==> wip/tundra: inputs <==
==> flow/design.v <==
`timescale 1ns/100ps
module mult_stage( input clock, reset, start, nuke, 
		   input [63:0] product_in, mplier_in, mcand_in,
		   output logic done,
		   output logic [63:0] product_out, mplier_out, mcand_out
		  );
	logic [63:0] prod_in_reg, partial_prod_reg;
	logic [63:0] partial_product, next_mplier, next_mcand;
	assign product_out = prod_in_reg + partial_prod_reg;
	assign partial_product = mplier_in[7:0] * mcand_in;
	assign next_mplier = {8'b0,mplier_in[63:8]};
	assign next_mcand = {mcand_in[55:0],8'b0};
	always_ff @(posedge clock) begin
		prod_in_reg      <= product_in;
		partial_prod_reg <= partial_product;
		mplier_out       <= next_mplier;
		mcand_out        <= next_mcand;
	end
	always_ff @(posedge clock) begin
		if(reset)
			done <= 1'b0;
		else if(nuke)
			done <= 1'b0;
		else
			done <= start;
	end
endmodule
`timescale 1ns/100ps
module mult(	input clock, reset, nuke, 
		input [63:0] mcand, mplier,
		input start,
		output [63:0] product,
		output done
	   );
  	logic [63:0] mcand_out, mplier_out;
  	logic [(7*64)-1:0] internal_products, internal_mcands, internal_mpliers;
  	logic [6:0] internal_dones;
	mult_stage mstage [7:0]  (
		.clock(clock),
		.reset(reset),
		.nuke(nuke), 
		.product_in({internal_products,64'h0}),
		.mplier_in({internal_mpliers,mplier}),
		.mcand_in({internal_mcands,mcand}),
		.start({internal_dones,start}),
		.product_out({product,internal_products}),
		.mplier_out({mplier_out,internal_mpliers}),
		.mcand_out({mcand_out,internal_mcands}),
		.done({done,internal_dones})
	);
endmodule
==> flow/run.sh <==
#!/bin/bash
# the make line also repeats each setting of config.mk as NAME=value (left out here)
make -C /OpenROAD-flow-scripts/flow DESIGN_CONFIG=/design/flow/config.mk WORK_HOME=/design/flow/orfs CLKGATE_MAP_FILE= finish
==> flow/config.mk <==
export PLATFORM = sky130hd
export DESIGN_NAME = mult
export DESIGN_NICKNAME = mult
export VERILOG_FILES = /design/flow/design.v
export SDC_FILE = /design/flow/constraint.sdc
export NUM_CORES = 4
export LEC_CHECK = 0
export CAP_MARGIN = 20
export CORE_MARGIN = 2
export CORE_UTILIZATION = 40
export SLEW_MARGIN = 20
==> flow/constraint.sdc <==
create_clock -name core_clock -period 6.66 [get_ports {clock}]
set_input_delay 1.3320 -clock core_clock [delete_from_list [all_inputs] [get_ports {clock}]]
set_output_delay 1.3320 -clock core_clock [all_outputs]
set_load 0.01 [all_outputs]
==> inputs of wip/delta, as changes to wip/tundra <==
- ABC_AREA: default -> 1
- CORE_ASPECT_RATIO: default -> 0.5
- CORE_UTILIZATION: 40 -> 72
- CTS_CLUSTER_DIAMETER: default -> 397
- CTS_CLUSTER_SIZE: default -> 100
- TNS_END_PERCENT: default -> 5
==> flow/constraint.sdc (replaced) <==
create_clock -name core_clock -period 4.39 [get_ports {clock}]
set_input_delay 0.8780 -clock core_clock [delete_from_list [all_inputs] [get_ports {clock}]]
set_output_delay 0.8780 -clock core_clock [all_outputs]
set_load 0.01 [all_outputs]
==> summary of the runs <==
wip/delta aborted during global routing (5_1_grt). wip/tundra finished clean.
In wip/delta the die size is smaller than in wip/tundra, by about 34%.
Of wip/delta and wip/tundra, wip/delta has the higher synthesized cell count (gap about 64%, measured against wip/tundra).
Synthesized area: wip/tundra is smaller than wip/delta (15%).
==> figures <==
metric	wip/tundra	wip/delta
Area of the mapped netlist	94200 um^2	111000 um^2
Area share of and-or/or-and cells after synthesis	0.0833	0.0410
Area of the synthesized netlist per yosys stat	94200 um^2	111000 um^2
Area share of fa/ha/maj cells after synthesis	0.383	0.324
Floorplan-stage core utilization	0.401	0.729
Avg Synthesized Cell Area	9.97 um^2	7.17 um^2
Dominant cell area share	0.308	0.260
Pre-CTS WS	-681 ps	-1050 ps
Number of instances in the placed design	12800	18300
Status	complete, no violations	did not finish
Stage where the flow stopped	-	global routing (5_1_grt)
Gates resized, CTS repair	0	387
Weighted congestion at the end of routability-driven global placement	0.943	1.08
Multiplexer share of the synthesized area	0.000213	0
Yosys Instances	9442	15500
Total placed instance area	101000 um^2	122000 um^2
Synth Area in Simple Gates	0.166	0.236
Number of buffers created by CTS	139	15
Top cell type by instance count after synthesis	sky130_fd_sc_hd__and2_1	sky130_fd_sc_hd__nand2_1
Post CTS Setup Buffer Count	0	21
Number of placement rows	178	101

========
==> branch indigo: inputs <==
Starts from the design.v that is shown in full above.
clock: 10.3 ns
lec_check: 0
abc_area: 0
cap_margin: 0
cell_pad_in_sites_detail_placement: 1
core_aspect_ratio: 0.54
core_margin: 7
core_utilization: 18
cts_cluster_diameter: 50
cts_cluster_size: 19
gpl_routability_driven: 1
gpl_timing_driven: 0
hold_slack_margin: 0.23
min_routing_layer: met2
place_density_lb_addon: 0.01
setup_slack_margin: 0.16
slew_margin: 20
tns_end_percent: 80
run.sh (not shown) runs the stock make flow with config.mk's settings and CLKGATE_MAP_FILE=.
==> branch zinc (differences from branch indigo) <==
==> flow/config.mk (replaced) <==
export PLATFORM = sky130hd
export DESIGN_NAME = mult
export DESIGN_NICKNAME = mult
export VERILOG_FILES = /design/flow/design.v
export SDC_FILE = /design/flow/constraint.sdc
export NUM_CORES = 4
export LEC_CHECK = 0
export ABC_AREA = 1
export CAP_MARGIN = 20
export CORE_MARGIN = 2
export CORE_UTILIZATION = 72
export CTS_CLUSTER_DIAMETER = 230
export CTS_CLUSTER_SIZE = 22
export MAX_ROUTING_LAYER = met4
export PLACE_DENSITY_LB_ADDON = 0.03
export SETUP_SLACK_MARGIN = 0.93
export SLEW_MARGIN = 20
export TNS_END_PERCENT = 40
==> flow/constraint.sdc (replaced) <==
create_clock -name core_clock -period 3.72 [get_ports {clock}]
set_input_delay 0.7440 -clock core_clock [delete_from_list [all_inputs] [get_ports {clock}]]
set_output_delay 0.7440 -clock core_clock [all_outputs]
set_load 0.01 [all_outputs]
==> branch lagoon (differences from branch indigo) <==
==> flow/config.mk (replaced) <==
export PLATFORM = sky130hd
export DESIGN_NAME = mult
export DESIGN_NICKNAME = mult
export VERILOG_FILES = /design/flow/design.v
export SDC_FILE = /design/flow/constraint.sdc
export NUM_CORES = 4
export LEC_CHECK = 0
export ABC_AREA = 0
export CAP_MARGIN = 35
export CORE_ASPECT_RATIO = 0.54
export CORE_MARGIN = 7
export CORE_UTILIZATION = 18
export CTS_CLUSTER_DIAMETER = 263
export CTS_CLUSTER_SIZE = 19
export GPL_ROUTABILITY_DRIVEN = 1
export GPL_TIMING_DRIVEN = 0
export MIN_ROUTING_LAYER = met2
export SETUP_SLACK_MARGIN = 0.13
export SLEW_MARGIN = 20
export TNS_END_PERCENT = 80
==> flow/constraint.sdc (replaced) <==
create_clock -name core_clock -period 4.87 [get_ports {clock}]
set_input_delay 0.9740 -clock core_clock [delete_from_list [all_inputs] [get_ports {clock}]]
set_output_delay 0.9740 -clock core_clock [all_outputs]
set_load 0.01 [all_outputs]
==> summary of the runs <==
In branch lagoon the via count is larger than in branch indigo, by about 1.1%. In branch indigo the combinational power is lower than in branch lagoon, by 56%. Critical path depth: branch lagoon is lower than branch indigo (1). Core utilization: branch indigo is lower than branch lagoon (0.54 points). Between branch indigo and branch lagoon, the lower wire length is in branch lagoon (gap about 23%, measured against branch lagoon). Branch lagoon completed and failed the layout checks on negative setup slack. Branch zinc did not get past 5_1_grt on GRT-0232. Branch indigo completed, yet does not pass: max-capacitance violations, max-slew violations. Synthesized cell count: branch zinc is larger than branch indigo (64%).
==> figures <==
| item | branch lagoon | branch indigo | branch zinc |
|---|---|---|---|
| Final standard cell count with taps included and fillers excluded | 17116 | 17230 | - |
| Slack of the worst reg-to-reg path | -1.18 ns | 1.25 ns | - |
| Run status | failed layout checks | failed layout checks | stopped before the end |
| Failing step | - | - | 5_1_grt |
| Layout check failures | negative setup slack | max-capacitance violations, max-slew violations | - |
| Number of max-cap violations | 0 | 2 | - |
| Highest Signal Layer | met5 | met5 | - |
| Share of the core filled with cells | 0.223 | 0.217 | - |
| Number of inserted diodes | 125 | 275 | - |
| Area occupied by multi-input gates | 0.0679 mm2 | 0.0645 mm2 | - |
| Later-pin clock latency in the skew report | 0.94 ns | 0.96 ns | - |
| Worst hold start | mstage[5].prod_in_reg[30]$_DFF_P_ | mstage[3].prod_in_reg[16]$_DFF_P_ | - |
| Via count | 93470 | 92417 | - |
| Class of the worst hold path | reg2reg | reg2reg | - |
| Setup Buffers After CTS | 185 | 0 | 14 |

========
==> v28 <==
Starts from the design.v that is shown in full above.
make LEC_CHECK=0 ABC_AREA=1 CAP_MARGIN=20 CORE_ASPECT_RATIO=1.25 CORE_MARGIN=2 CORE_UTILIZATION=72 CTS_CLUSTER_DIAMETER=389 CTS_CLUSTER_SIZE=99 SETUP_SLACK_MARGIN=-0.27 SLEW_MARGIN=20 TNS_END_PERCENT=5 finish   # period 3.92 ns
==> inputs of v8, as changes to v28 <==
- ABC_AREA: 1 -> not set
- CORE_ASPECT_RATIO: 1.25 -> not set
- CTS_CLUSTER_DIAMETER: 389 -> not set
- CTS_CLUSTER_SIZE: 99 -> 15
- PLACE_DENSITY_LB_ADDON: not set -> 0.01
- SETUP_SLACK_MARGIN: -0.27 -> not set
- TNS_END_PERCENT: 5 -> not set
==> flow/constraint.sdc (replaced) <==
create_clock -name core_clock -period 5.49 [get_ports {clock}]
set_input_delay 1.0980 -clock core_clock [delete_from_list [all_inputs] [get_ports {clock}]]
set_output_delay 1.0980 -clock core_clock [all_outputs]
set_load 0.01 [all_outputs]
==> results.yml <==
# generated from flow reports
status:
  outcome: "aborted with a tool error"
  stop_stage: "global routing"
  error_line: "[ERROR GRT-0116] Global routing finished with congestion. Check the congestion regions in the DRC Viewer."
synthesis:
  syn_inst: 15500
  ys_sh_xor: 0.0250
  ys_seq_frac: 0.215
  ys_sh_mux: 0
  ys_cells: 15500
floorplanning:
  initCoreUtil: 0.724
That was v28.
==> results.yml <==
# implementation run metrics
synthesis:
  ys_sh_mux: 0.000213
  syn_inst: 9442
  ys_seq_frac: 0.253
status:
  outcome: "finished with violations"
  violations: "setup timing"
final_timing:
  setup_violations: 15
  setup_slack_ns: -0.179
That was v8.

========
==> 03-02 <==
Starts from the design.v that is shown in full above.
==> flow/config.mk <==
export PLATFORM = sky130hd
export DESIGN_NAME = mult
export DESIGN_NICKNAME = mult
export VERILOG_FILES = /design/flow/design.v
export SDC_FILE = /design/flow/constraint.sdc
export NUM_CORES = 4
export LEC_CHECK = 0
export CAP_MARGIN = 20
export CORE_MARGIN = 2
export CORE_UTILIZATION = 60
export CTS_CLUSTER_SIZE = 100
export SLEW_MARGIN = 20
==> flow/constraint.sdc <==
create_clock -name core_clock -period 3.58 [get_ports {clock}]
set_input_delay 0.7160 -clock core_clock [delete_from_list [all_inputs] [get_ports {clock}]]
set_output_delay 0.7160 -clock core_clock [all_outputs]
set_load 0.01 [all_outputs]
==> 04-28 (differences from 03-02) <==
Settings changed: CORE_UTILIZATION 60 to 70, CTS_CLUSTER_SIZE 100 to default.
==> flow/constraint.sdc (replaced) <==
create_clock -name core_clock -period 5.75 [get_ports {clock}]
set_input_delay 1.1500 -clock core_clock [delete_from_list [all_inputs] [get_ports {clock}]]
set_output_delay 1.1500 -clock core_clock [all_outputs]
set_load 0.01 [all_outputs]
==> 08-11 (differences from 03-02) <==
Settings changed: ABC_AREA from default to 0, CAP_MARGIN 20 to 35, CORE_ASPECT_RATIO from default to 1.63, CORE_UTILIZATION 60 to 18, CTS_CLUSTER_SIZE 100 to 38, GPL_TIMING_DRIVEN from default to 1, PLACE_DENSITY_LB_ADDON from default to 0.11.
==> flow/constraint.sdc (replaced) <==
create_clock -name core_clock -period 4.0 [get_ports {clock}]
set_input_delay 0.8000 -clock core_clock [delete_from_list [all_inputs] [get_ports {clock}]]
set_output_delay 0.8000 -clock core_clock [all_outputs]
set_load 0.01 [all_outputs]
==> 03-23 (differences from 03-02) <==
Settings changed: ABC_AREA from default to 0, CAP_MARGIN 20 to 40, CORE_ASPECT_RATIO from default to 1.63, CORE_UTILIZATION 60 to 72, CTS_CLUSTER_DIAMETER from default to 222, CTS_CLUSTER_SIZE 100 to 90, GPL_TIMING_DRIVEN from default to 1, PLACE_DENSITY_LB_ADDON from default to 0.04, TNS_END_PERCENT from default to 40.
==> flow/constraint.sdc (replaced) <==
create_clock -name core_clock -period 4.29 [get_ports {clock}]
set_input_delay 0.8580 -clock core_clock [delete_from_list [all_inputs] [get_ports {clock}]]
set_output_delay 0.8580 -clock core_clock [all_outputs]
set_load 0.01 [all_outputs]
==> notes <==
03-23 stopped in global routing (5_1_grt) with GRT-0232. 04-28 ran to the end with no violations. 03-02 produced a layout that fails on antenna violations, negative setup slack. 08-11 completed, yet does not pass: negative setup slack.
Against 08-11, the total power of 03-02 is larger by about 9%.
Die size: 04-28 is lower than 03-02 (about 14%).
In 03-02 the core utilization is higher than in 08-11, by 52 points.
Against 08-11, the combinational power of 03-02 is higher by 10%.
In 08-11 the wire length is larger than in 03-02, by 28%.
==> figures <==
Run status: 03-23 aborted with a tool error; 03-02 finished with violations; 04-28 timing/DRC/antenna clean; 08-11 finished with violations
Stage where the flow stopped: 03-23 global routing (5_1_grt); 03-02 -; 04-28 -; 08-11 -
Layout check failures: 03-23 -; 03-02 antenna violations, negative setup slack; 04-28 -; 08-11 negative setup slack
Combinational share of cell area: 03-23 -; 03-02 0.5689; 04-28 0.6057; 08-11 0.5340
Multi-input gates: 03-23 -; 03-02 6699; 04-28 6699; 08-11 6699
Worst Hold Margin: 03-23 -; 03-02 254.4 ps; 04-28 255.5 ps; 08-11 135.3 ps
Hold path depth: 03-23 -; 03-02 2; 04-28 0; 08-11 2
Critical path capture point: 03-23 -; 03-02 mstage[2].partial_prod_reg[62]; 04-28 mstage[0].partial_prod_reg[63]; 08-11 mstage[3].partial_prod_reg[62]
Slowest stage cell on the critical path: 03-23 -; 03-02 fa_1; 04-28 fa_1; 08-11 fa_1
HP Start: 03-23 -; 03-02 mcand[4]; 04-28 mstage[0].partial_prod_reg[35]; 08-11 mcand[5]
Power attributed to combinational cells: 03-23 -; 03-02 90.1 mW; 04-28 43.2 mW; 08-11 81.7 mW
Placement-stage cell area: 03-23 108300 um^2; 03-02 110300 um^2; 04-28 101700 um^2; 08-11 116800 um^2
Final Hold Violation Tally: 03-23 -; 03-02 0; 04-28 0; 08-11 0

========
==> inputs of 09-25 <==
RTL: the design.v shown in full above, as it stands there.
export LEC_CHECK = 0
export ABC_AREA = 0
export CAP_MARGIN = 35
export CORE_ASPECT_RATIO = 0.91
export CORE_MARGIN = 2
export CORE_UTILIZATION = 72
export CTS_CLUSTER_DIAMETER = 364
export CTS_CLUSTER_SIZE = 16
export GPL_TIMING_DRIVEN = 1
export PLACE_DENSITY = 0.77
export SLEW_MARGIN = 20
create_clock -name core_clock -period 4.87 [get_ports {clock}]
==> 07-01 (differences from 09-25) <==
- ABC_AREA: 0 -> 1
- CAP_MARGIN: 35 -> 20
- CORE_ASPECT_RATIO: 0.91 -> default
- CORE_UTILIZATION: 72 -> 40
- CTS_CLUSTER_DIAMETER: 364 -> default
- CTS_CLUSTER_SIZE: 16 -> 42
- GPL_ROUTABILITY_DRIVEN: default -> 0
- GPL_TIMING_DRIVEN: 1 -> default
- HOLD_SLACK_MARGIN: default -> 0.07
- PLACE_DENSITY: 0.77 -> 0.79
- TNS_END_PERCENT: default -> 95
==> flow/constraint.sdc (replaced) <==
create_clock -name core_clock -period 9.21 [get_ports {clock}]
set_input_delay 1.8420 -clock core_clock [delete_from_list [all_inputs] [get_ports {clock}]]
set_output_delay 1.8420 -clock core_clock [all_outputs]
set_load 0.01 [all_outputs]
==> results <==
In 07-01 the design area is higher than in 09-25, by 7.2%.
Between 07-01 and 09-25, the lower register-to-register slack is in 09-25 (gap 4.7 ns).
Via count: 09-25 is smaller than 07-01 (24%).
Of 09-25 and 07-01, 07-01 has the higher clock-buffer cell count (gap 83).
Of 09-25 and 07-01, 07-01 has the higher setup slack (gap 3.8 ns).
Sequential cell count is the same in 09-25 and 07-01.
Against 07-01, the critical path depth of 09-25 is higher by 2.
07-01 passed the timing, design-rule and antenna checks. 09-25 produced a layout that fails on setup timing.
Of 09-25 and 07-01, 07-01 has the higher synthesized area (gap 15%, measured against 07-01).
No activity file was given, so power comes from the tool's default toggle rates.
